==> run R: inputs <==
## emaxi
module emaxi( 
   wr_wait, rd_wait, rr_access, rr_packet, m_axi_awid, m_axi_awaddr,
   m_axi_awlen, m_axi_awsize, m_axi_awburst, m_axi_awlock,
   m_axi_awcache, m_axi_awprot, m_axi_awqos, m_axi_awvalid, m_axi_wid,
   m_axi_wdata, m_axi_wstrb, m_axi_wlast, m_axi_wvalid, m_axi_bready,
   m_axi_arid, m_axi_araddr, m_axi_arlen, m_axi_arsize, m_axi_arburst,
   m_axi_arlock, m_axi_arcache, m_axi_arprot, m_axi_arqos,
   m_axi_arvalid, m_axi_rready,
   wr_access, wr_packet, rd_access, rd_packet, rr_wait, m_axi_aclk,
   m_axi_aresetn, m_axi_awready, m_axi_wready, m_axi_bid, m_axi_bresp,
   m_axi_bvalid, m_axi_arready, m_axi_rid, m_axi_rdata, m_axi_rresp,
   m_axi_rlast, m_axi_rvalid
   );
   parameter M_IDW  = 12;
   parameter PW     = 104;
   parameter AW     = 32;
   parameter DW     = 32;
   input 	       wr_access;
   input [PW-1:0]      wr_packet;   
   output 	       wr_wait;
   input 	       rd_access;
   input [PW-1:0]      rd_packet;
   output 	       rd_wait;
   output 	       rr_access;
   output [PW-1:0]     rr_packet;
   input 	       rr_wait;
   input  	       m_axi_aclk;     
   input  	       m_axi_aresetn;  
   output [M_IDW-1:0]  m_axi_awid;     
   output [31 : 0]     m_axi_awaddr;   
   output [7 : 0]      m_axi_awlen;    
   output [2 : 0]      m_axi_awsize;   
   output [1 : 0]      m_axi_awburst;  
   output              m_axi_awlock;   
   output [3 : 0]      m_axi_awcache;  
   output [2 : 0]      m_axi_awprot;   
   output [3 : 0]      m_axi_awqos;    
   output 	       m_axi_awvalid;  
   input 	       m_axi_awready;  
   output [M_IDW-1:0]  m_axi_wid;     
   output [63 : 0]     m_axi_wdata;    
   output [7 : 0]      m_axi_wstrb;    
   output 	       m_axi_wlast;    
  ...
make LEC_CHECK=0 CAP_MARGIN=20 CELL_PAD_IN_SITES_DETAIL_PLACEMENT=1 CELL_PAD_IN_SITES_GLOBAL_PLACEMENT=1 CORE_MARGIN=2 CORE_UTILIZATION=40 CTS_CLUSTER_DIAMETER=228 GPL_TIMING_DRIVEN=0 HOLD_SLACK_MARGIN=0.2 MAX_ROUTING_LAYER=met4 PLACE_DENSITY_LB_ADDON=0.05 SLEW_MARGIN=20 TNS_END_PERCENT=60 finish   # period 5.34 ns
run.sh (not shown) runs the stock make flow with config.mk's settings and CLKGATE_MAP_FILE=.
==> inputs of run F, as changes to run R <==
- CELL_PAD_IN_SITES_GLOBAL_PLACEMENT: 1 -> 2
- CTS_CLUSTER_DIAMETER: 228 -> 259
- MIN_ROUTING_LAYER: not set -> met2
==> deck_impl_summary.md <==
Flow Results at a Glance

Run status
  • Status: complete, no violations

Global route
  • GRT busiest layer: met3
  • Global-route wire length before repair: 313000 um
  • GR Layer Usage met3: 51.6%

STA
  • Rel. slew slack: 22.1%
  • Worst hold slack: 0.332 ns

Routing
  • Metal-1 WL: 0 um
  • 1st-pass router iterations: 8
  • Final WL: 220000 um
  • Avg Vias per Cell: 7.10

Final layout
  • Signal buf overhead: 9.94%
  • FILL cells: 16000
  • Fin nets: 5348

Worst hold path
  • Worst Min Path Start: fifo_async.mem.generic.memory_dp.rd_dout[3]

Place
  • Setup WS pre-CTS: 0.861 ns
  • Post-DP HPWL: 149000 um

CTS
  • Clock latency on the worst-skew pair: 0.84 ns

Power
  • Logic gate share of total power: 28.0%
# the run above: run F

==> deck_impl_summary.md <==
Flow Results at a Glance

Routing
  • Final WL: 206000 um
  • 1st-pass router iterations: 5
  • Avg Vias per Cell: 5.40

STA
  • Rel. slew slack: 20.6%
  • Worst hold slack: 0.331 ns

Final layout
  • FILL cells: 16100
  • Fin nets: 5344

Place
  • Post-DP HPWL: 144000 um
  • Setup WS pre-CTS: 1.08 ns

CTS
  • Clock latency on the worst-skew pair: 0.82 ns

Run status
  • Status: complete, no violations

Global route
  • GR Layer Usage met3: 4.27%
  • Global-route wire length before repair: 296000 um

Power
  • Logic gate share of total power: 27.4%
# the run above: run R


========
==> juniper: inputs <==
Starting RTL as in the previous note.
clock: 2.16 ns
lec_check: 0
abc_area: 1
cap_margin: 20
cell_pad_in_sites_global_placement: 1
core_aspect_ratio: 1.26
core_margin: 2
core_utilization: 30
gpl_routability_driven: 0
max_routing_layer: met5
min_routing_layer: met2
place_density_lb_addon: 0.02
setup_slack_margin: -0.06
slew_margin: 20
tns_end_percent: 60
==> indigo: changes against juniper <==
==> flow/config.mk (replaced) <==
export PLATFORM = sky130hd
export DESIGN_NAME = emaxi
export DESIGN_NICKNAME = emaxi
export VERILOG_FILES = /design/flow/design.v
export SDC_FILE = /design/flow/constraint.sdc
export NUM_CORES = 4
export LEC_CHECK = 0
export ABC_AREA = 1
export CAP_MARGIN = 20
export CORE_MARGIN = 2
export CORE_UTILIZATION = 72
export CTS_CLUSTER_SIZE = 98
export SETUP_SLACK_MARGIN = 0.23
export SLEW_MARGIN = 20
==> flow/constraint.sdc (replaced) <==
create_clock -name core_clock -period 2.09 [get_ports {m_axi_aclk}]
set_input_delay 0.4180 -clock core_clock [delete_from_list [all_inputs] [get_ports {m_axi_aclk}]]
set_output_delay 0.4180 -clock core_clock [all_outputs]
set_load 0.01 [all_outputs]
==> amber: changes against juniper <==
==> flow/config.mk (replaced) <==
export PLATFORM = sky130hd
export DESIGN_NAME = emaxi
export DESIGN_NICKNAME = emaxi
export VERILOG_FILES = /design/flow/design.v
export SDC_FILE = /design/flow/constraint.sdc
export NUM_CORES = 4
export LEC_CHECK = 0
export ABC_AREA = 1
export CAP_MARGIN = 20
export CORE_MARGIN = 2
export CORE_UTILIZATION = 57
export SLEW_MARGIN = 20
export TNS_END_PERCENT = 5
==> flow/constraint.sdc (replaced) <==
create_clock -name core_clock -period 4.62 [get_ports {m_axi_aclk}]
set_input_delay 0.9240 -clock core_clock [delete_from_list [all_inputs] [get_ports {m_axi_aclk}]]
set_output_delay 0.9240 -clock core_clock [all_outputs]
set_load 0.01 [all_outputs]
==> results <==
metric                                                                                           juniper                             indigo                             amber
Run status                                                                      finished with violations           finished with violations                    finished clean
Reasons for failing layout checks                                                   negative setup slack               negative setup slack                                 -
Worst setup slack for register-to-register paths                                                  -90 ps                            -190 ps                           1650 ps
Setup repair after global routing missed its margin                                                 true                               true                             false
Part of the power in combinational logic                                                           34.5%                              36.5%                             27.9%
Number of tapcells                                                                                  3100                               1276                              1625
Class of the most critical setup path                                                       flop to flop                       flop to flop         input port to output port
Largest power group                                                                            registers                combinational cells                         registers
Number of standard cells in the layout, taps in and fillers out                                    10500                               8515                              8597
Die extent in x                                                                                   434 um                             315 um                            354 um
Floorplan die area                                                                            237000 um2                          99500 um2                        125000 um2
Startpoint of the most critical hold path                                                m_axi_rdata[42]                     m_axi_rdata[4]                                 -
Final Cell Area                                                                                89700 um2                          86000 um2                         81400 um2
Clock buffer cells                                                                                   268                                215                               252
Global-route track usage on met1                                                                      0%                              55.7%                             42.9%
Post-place setup slack                                                                           -434 ps                            -436 ps                            877 ps
Wire length after detailed routing                                                                264 mm                             242 mm                            194 mm
Depth of the critical timing path with buffers and inverters included                                 10                                 10                                 3
Final Total Pwr                                                                                   113 mW                             115 mW                           46.0 mW
Cell row count                                                                                       198                                114                               128
CP startpoint                                                          fifo_async.rd_addr[0]$_DFFE_PN0P_  fifo_async.rd_addr[0]$_DFFE_PN0P_                      rd_packet[2]
Number of buffers inserted to repair setup after CTS                                                   2                                 13                                 0
Largest fanout of any net on the critical path                                                        13                                 16                                33
Final nets                                                                                          7594                               7408                              7134
Most prevalent standard cell on the critical path                               sky130_fd_sc_hd__nand2_1                                  -  sky130_fd_sc_hd__clkdlybuf4s50_1

========
==> try-willow <==
Starting RTL as in the previous note.
make LEC_CHECK=0 ABC_AREA=1 CAP_MARGIN=0 CELL_PAD_IN_SITES_GLOBAL_PLACEMENT=1 CORE_ASPECT_RATIO=0.76 CORE_MARGIN=2 CORE_UTILIZATION=62 CTS_CLUSTER_DIAMETER=211 GPL_ROUTABILITY_DRIVEN=1 GPL_TIMING_DRIVEN=0 HOLD_SLACK_MARGIN=-0.1 PLACE_DENSITY_LB_ADDON=0.01 SETUP_SLACK_MARGIN=0.16 SLEW_MARGIN=30 TNS_END_PERCENT=20 finish   # period 2.11 ns
==> inputs of try-umber, as changes to try-willow <==
==> flow/config.mk (replaced) <==
export PLATFORM = sky130hd
export DESIGN_NAME = emaxi
export DESIGN_NICKNAME = emaxi
export VERILOG_FILES = /design/flow/design.v
export SDC_FILE = /design/flow/constraint.sdc
export NUM_CORES = 4
export LEC_CHECK = 0
export CAP_MARGIN = 20
export CORE_MARGIN = 2
export CORE_UTILIZATION = 60
export SETUP_SLACK_MARGIN = 0.94
export SLEW_MARGIN = 20
==> flow/constraint.sdc (replaced) <==
create_clock -name core_clock -period 3.55 [get_ports {m_axi_aclk}]
set_input_delay 0.7100 -clock core_clock [delete_from_list [all_inputs] [get_ports {m_axi_aclk}]]
set_output_delay 0.7100 -clock core_clock [all_outputs]
set_load 0.01 [all_outputs]
==> results_tabular.tex <==
% Auto-generated results table
\begin{tabular}{lr}
\hline
Metric & Value \\
\hline
\multicolumn{2}{l}{\textbf{Status}} \\
\quad Result of the run & complete, no violations \\
\multicolumn{2}{l}{\textbf{Route}} \\
\quad Count of vias placed by the detailed router & between 30000 and 40000 \\
\quad Post-detailed-route wirelength per cell & 26.08 um \\
\multicolumn{2}{l}{\textbf{Finish}} \\
\quad Area of combinational cells with multiple inputs & 16860 um\^{}2 \\
\multicolumn{2}{l}{\textbf{STA}} \\
\quad Worst slew margin relative to its limit & 0.2683 \\
\multicolumn{2}{l}{\textbf{Power}} \\
\quad Worst ir drop on vdd & 0.5593 mV \\
\quad Pwr dens & 710.1 nW/um\^{}2 \\
\multicolumn{2}{l}{\textbf{Worst setup path}} \\
\quad Delay of the slowest cell on the worst path & 0.47 ns \\
\quad Depth of the worst register-to-register path & 5 \\
\multicolumn{2}{l}{\textbf{Synth}} \\
\quad Post-synthesis area per instance & 16.00 um\^{}2 \\
\quad Distinct cells, synth & 61 \\
\quad Fraction of the mapped netlist area in adder cells & 0.002485 \\
\hline
\end{tabular}
-- figures above: try-umber

==> results_tabular.tex <==
% Auto-generated results table
\begin{tabular}{lr}
\hline
Metric & Value \\
\hline
\multicolumn{2}{l}{\textbf{Status}} \\
\quad Result of the run & failed layout checks \\
\quad Reasons for failing layout checks & negative setup slack \\
\multicolumn{2}{l}{\textbf{STA}} \\
\quad Total of endpoints with negative setup slack in the final report & 2 \\
\quad Worst path setup slack after routing & -0.04465 ns \\
\quad Worst slew margin relative to its limit & 0.2526 \\
\multicolumn{2}{l}{\textbf{Synth}} \\
\quad Fraction of the mapped netlist area in adder cells & 0.002258 \\
\quad Post-synthesis area per instance & 10.79 um\^{}2 \\
\multicolumn{2}{l}{\textbf{Worst setup path}} \\
\quad Delay of the slowest cell on the worst path & 0.41 ns \\
\quad Depth of the worst register-to-register path & 10 \\
\multicolumn{2}{l}{\textbf{Power}} \\
\quad Pwr dens & 1254 nW/um\^{}2 \\
\quad Worst ir drop on vdd & about 1.3 mV \\
\hline
\end{tabular}
-- figures above: try-willow


========
==> inputs of job 6171 <==
Starting RTL as in the previous note.
Settings: LEC_CHECK=0, CAP_MARGIN=20, CORE_MARGIN=2, CORE_UTILIZATION=72, CTS_CLUSTER_DIAMETER=316, CTS_CLUSTER_SIZE=14, SETUP_SLACK_MARGIN=-0.14, SLEW_MARGIN=20; clock period 2.02 ns.
==> job 1291: changes against job 6171 <==
ABC_AREA = 1   (was not set)
CTS_CLUSTER_DIAMETER = not set   (was 316)
CTS_CLUSTER_SIZE = not set   (was 14)
SETUP_SLACK_MARGIN = not set   (was -0.14)
TNS_END_PERCENT = 5   (was not set)
==> flow/constraint.sdc (replaced) <==
create_clock -name core_clock -period 2.01 [get_ports {m_axi_aclk}]
set_input_delay 0.4020 -clock core_clock [delete_from_list [all_inputs] [get_ports {m_axi_aclk}]]
set_output_delay 0.4020 -clock core_clock [all_outputs]
set_load 0.01 [all_outputs]
==> job 9304: changes against job 6171 <==
CORE_UTILIZATION = 70   (was 72)
CTS_CLUSTER_DIAMETER = not set   (was 316)
CTS_CLUSTER_SIZE = 42   (was 14)
SETUP_SLACK_MARGIN = 0.54   (was -0.14)
==> flow/constraint.sdc (replaced) <==
create_clock -name core_clock -period 2.07 [get_ports {m_axi_aclk}]
set_input_delay 0.4140 -clock core_clock [delete_from_list [all_inputs] [get_ports {m_axi_aclk}]]
set_output_delay 0.4140 -clock core_clock [all_outputs]
set_load 0.01 [all_outputs]
==> comparison table <==
item	job 1291	job 6171	job 9304
Share of the clock period used by the worst path after layout	151%	123%	-
Compound-Gate Fraction of Synth Area	5.43%	6.40%	6.40%
Endpoint of the worst register-to-register path	fifo_async.mem.generic.memory_dp.rd_dout[35]	fifo_async.mem.generic.memory_dp.rd_dout[20]	-
Sequential cell area	0.0491 mm2	0.0491 mm2	-
Post-route non-filler standard cell count	8628	6307	-
Crit Reg-Reg Startpoint	fifo_async.rd_addr[0]	fifo_async.rd_addr[1]	-
Reg2reg path depth	10	7	-
Total design power	125 mW	106 mW	-
Endpoint of the worst setup timing path	fifo_async.mem.generic.memory_dp.rd_dout[35]	fifo_async.mem.generic.memory_dp.rd_dout[20]	-
Post_cts resized	216	161	1306
Slew headroom	21.0%	26.5%	-
Run status	failed layout checks	failed layout checks	aborted with a tool error
Stage where the flow stopped	-	-	global routing (5_1_grt)
Reasons for failing layout checks	setup timing	setup timing	-
Yosys top cell area share	59.6%	61.6%	61.6%
Post-DR vias/cell	7.01	7.12	-

========
==> 05-23: inputs <==
emaxi again, from the RTL that the note above started with.
==> flow/config.mk <==
export PLATFORM = sky130hd
export DESIGN_NAME = emaxi
export DESIGN_NICKNAME = emaxi
export VERILOG_FILES = /design/flow/design.v
export SDC_FILE = /design/flow/constraint.sdc
export NUM_CORES = 4
export LEC_CHECK = 0
export CAP_MARGIN = 20
export CORE_MARGIN = 2
export CORE_UTILIZATION = 72
export CTS_CLUSTER_SIZE = 58
export PLACE_DENSITY = 0.39
export SETUP_SLACK_MARGIN = -0.19
export SLEW_MARGIN = 20
==> flow/constraint.sdc <==
create_clock -name core_clock -period 2.0 [get_ports {m_axi_aclk}]
set_input_delay 0.4000 -clock core_clock [delete_from_list [all_inputs] [get_ports {m_axi_aclk}]]
set_output_delay 0.4000 -clock core_clock [all_outputs]
set_load 0.01 [all_outputs]
==> 04-02 (differences from 05-23) <==
Settings changed: CORE_UTILIZATION 72 to 40, CTS_CLUSTER_SIZE 58 to unset, PLACE_DENSITY 0.39 to unset, SETUP_SLACK_MARGIN -0.19 to unset.
==> flow/constraint.sdc (replaced) <==
create_clock -name core_clock -period 3.6 [get_ports {m_axi_aclk}]
set_input_delay 0.7200 -clock core_clock [delete_from_list [all_inputs] [get_ports {m_axi_aclk}]]
set_output_delay 0.7200 -clock core_clock [all_outputs]
set_load 0.01 [all_outputs]
==> 10-20 (differences from 05-23) <==
Settings changed: CORE_UTILIZATION 72 to 56, CTS_CLUSTER_SIZE 58 to unset, PLACE_DENSITY 0.39 to unset, SETUP_SLACK_MARGIN -0.19 to unset.
==> flow/constraint.sdc (replaced) <==
create_clock -name core_clock -period 3.6 [get_ports {m_axi_aclk}]
set_input_delay 0.7200 -clock core_clock [delete_from_list [all_inputs] [get_ports {m_axi_aclk}]]
set_output_delay 0.7200 -clock core_clock [all_outputs]
set_load 0.01 [all_outputs]
==> 06-21 (differences from 05-23) <==
Settings changed: CORE_UTILIZATION 72 to 66, CTS_CLUSTER_SIZE 58 to unset, PLACE_DENSITY 0.39 to unset, SETUP_SLACK_MARGIN -0.19 to unset.
==> flow/constraint.sdc (replaced) <==
create_clock -name core_clock -period 2.6 [get_ports {m_axi_aclk}]
set_input_delay 0.5200 -clock core_clock [delete_from_list [all_inputs] [get_ports {m_axi_aclk}]]
set_output_delay 0.5200 -clock core_clock [all_outputs]
set_load 0.01 [all_outputs]
==> impl_metrics.py <==
# Auto-generated metrics
metrics = {
    "outcome": {
        "outcome": "finished with violations",
        "so_faults": "setup timing",
    },
    "power": {
        "powerDensity_nw_per_um2": 1380,
        "p_comb_uw": 39800,
    },
    "run": {
        "tool_warnings": 108,
    },
    "floorplan": {
        "die_w_um": 310,
        "die_area_um2": 96200,
    },
    "setup_path": {
        "r2r_start": "fifo_async.rd_addr[0]$_DFFE_PN0P_",
        "critical-path-top-delay-family": "multiplexers",
        "crit_fanout": 13,
    },
    "grt": {
        "grt_start_max_net_pins": 77,
        "grt_pass1_vias": 43740,
    },
    "place": {
        "dp_worst_setup_slack_ns": -0.438,
    },
    "route": {
        "routedWlPerCell_um": 38.8,
    },
    "min_path": {
        "hold_class": "in2reg",
    },
    "timing": {
        "setup_ws_ns": -0.791,
        "setup_violations": 1573,
    },
    "layout": {
        "clk_share_pct": 6.49,
    },
}
The numbers above come from 05-23.

==> impl_metrics.py <==
# Auto-generated metrics
metrics = {
    "timing": {
        "setup_ws_ns": 0.478,
        "setup_violations": 0,
    },
    "grt": {
        "grt_pass1_vias": 37638,
    },
    "setup_path": {
        "crit_fanout": 64,
        "cp.depth": 2,
        "critical-path-top-delay-family": "flip-flops",
    },
    "route": {
        "routedWlPerCell_um": 25.1,
        "drt-met1-wl_um": 77100,
        "insertedDiodeCount": 1,
    },
    "place": {
        "dp_worst_setup_slack_ns": 0.280,
    },
    "power": {
        "peakVddDrop_mv": 0.544,
        "powerDensity_nw_per_um2": 702,
        "p_comb_uw": 14600,
    },
    "outcome": {
        "outcome": "complete, no violations",
    },
    "run": {
        "tool_warnings": 103,
    },
    "floorplan": {
        "die_area_um2": 172000,
    },
    "layout": {
        "clk_share_pct": 7.30,
    },
}
The numbers above come from 04-02.

==> impl_metrics.py <==
# Auto-generated metrics
metrics = {
    "outcome": {
        "outcome": "complete, no violations",
    },
    "grt": {
        "grt_start_max_net_pins": 105,
        "grt_pass1_vias": 36109,
    },
    "route": {
        "routedWlPerCell_um": 26.3,
    },
    "floorplan": {
        "fp_util_pct": 56.4,
        "die_area_um2": 123000,
        "die_w_um": 351,
    },
    "setup_path": {
        "r2r_start": "fifo_async.rd_addr[1]$_DFFE_PN0P_",
        "critical-path-top-delay-family": "flip-flops",
        "crit_fanout": 46,
    },
    "power": {
        "powerDensity_nw_per_um2": 706,
        "p_comb_uw": 14000,
    },
    "layout": {
        "clk_share_pct": 7.39,
    },
    "min_path": {
        "hold_class": "reg2reg",
    },
    "timing": {
        "setup_violations": 0,
        "setup_ws_ns": 0.579,
    },
    "run": {
        "tool_warnings": 107,
    },
    "place": {
        "dp_worst_setup_slack_ns": 0.294,
    },
}
The numbers above come from 10-20.

==> impl_metrics.py <==
# Auto-generated metrics
metrics = {
    "floorplan": {
        "die_w_um": 324,
    },
    "setup_path": {
        "critical-path-top-delay-family": "buffers and inverters",
        "r2r_start": "fifo_async.rd_addr[0]$_DFFE_PN0P_",
        "crit_fanout": 11,
    },
    "place": {
        "dp_worst_setup_slack_ns": -0.0532,
    },
    "timing": {
        "setup_violations": 0,
        "setup_ws_ns": 0.0605,
    },
    "grt": {
        "grt_pass1_vias": 38582,
    },
    "outcome": {
        "outcome": "complete, no violations",
    },
    "run": {
        "tool_warnings": 108,
    },
    "power": {
        "p_comb_uw": 21800,
    },
}
The numbers above come from 06-21.

Power and IR drop assume default switching activity.
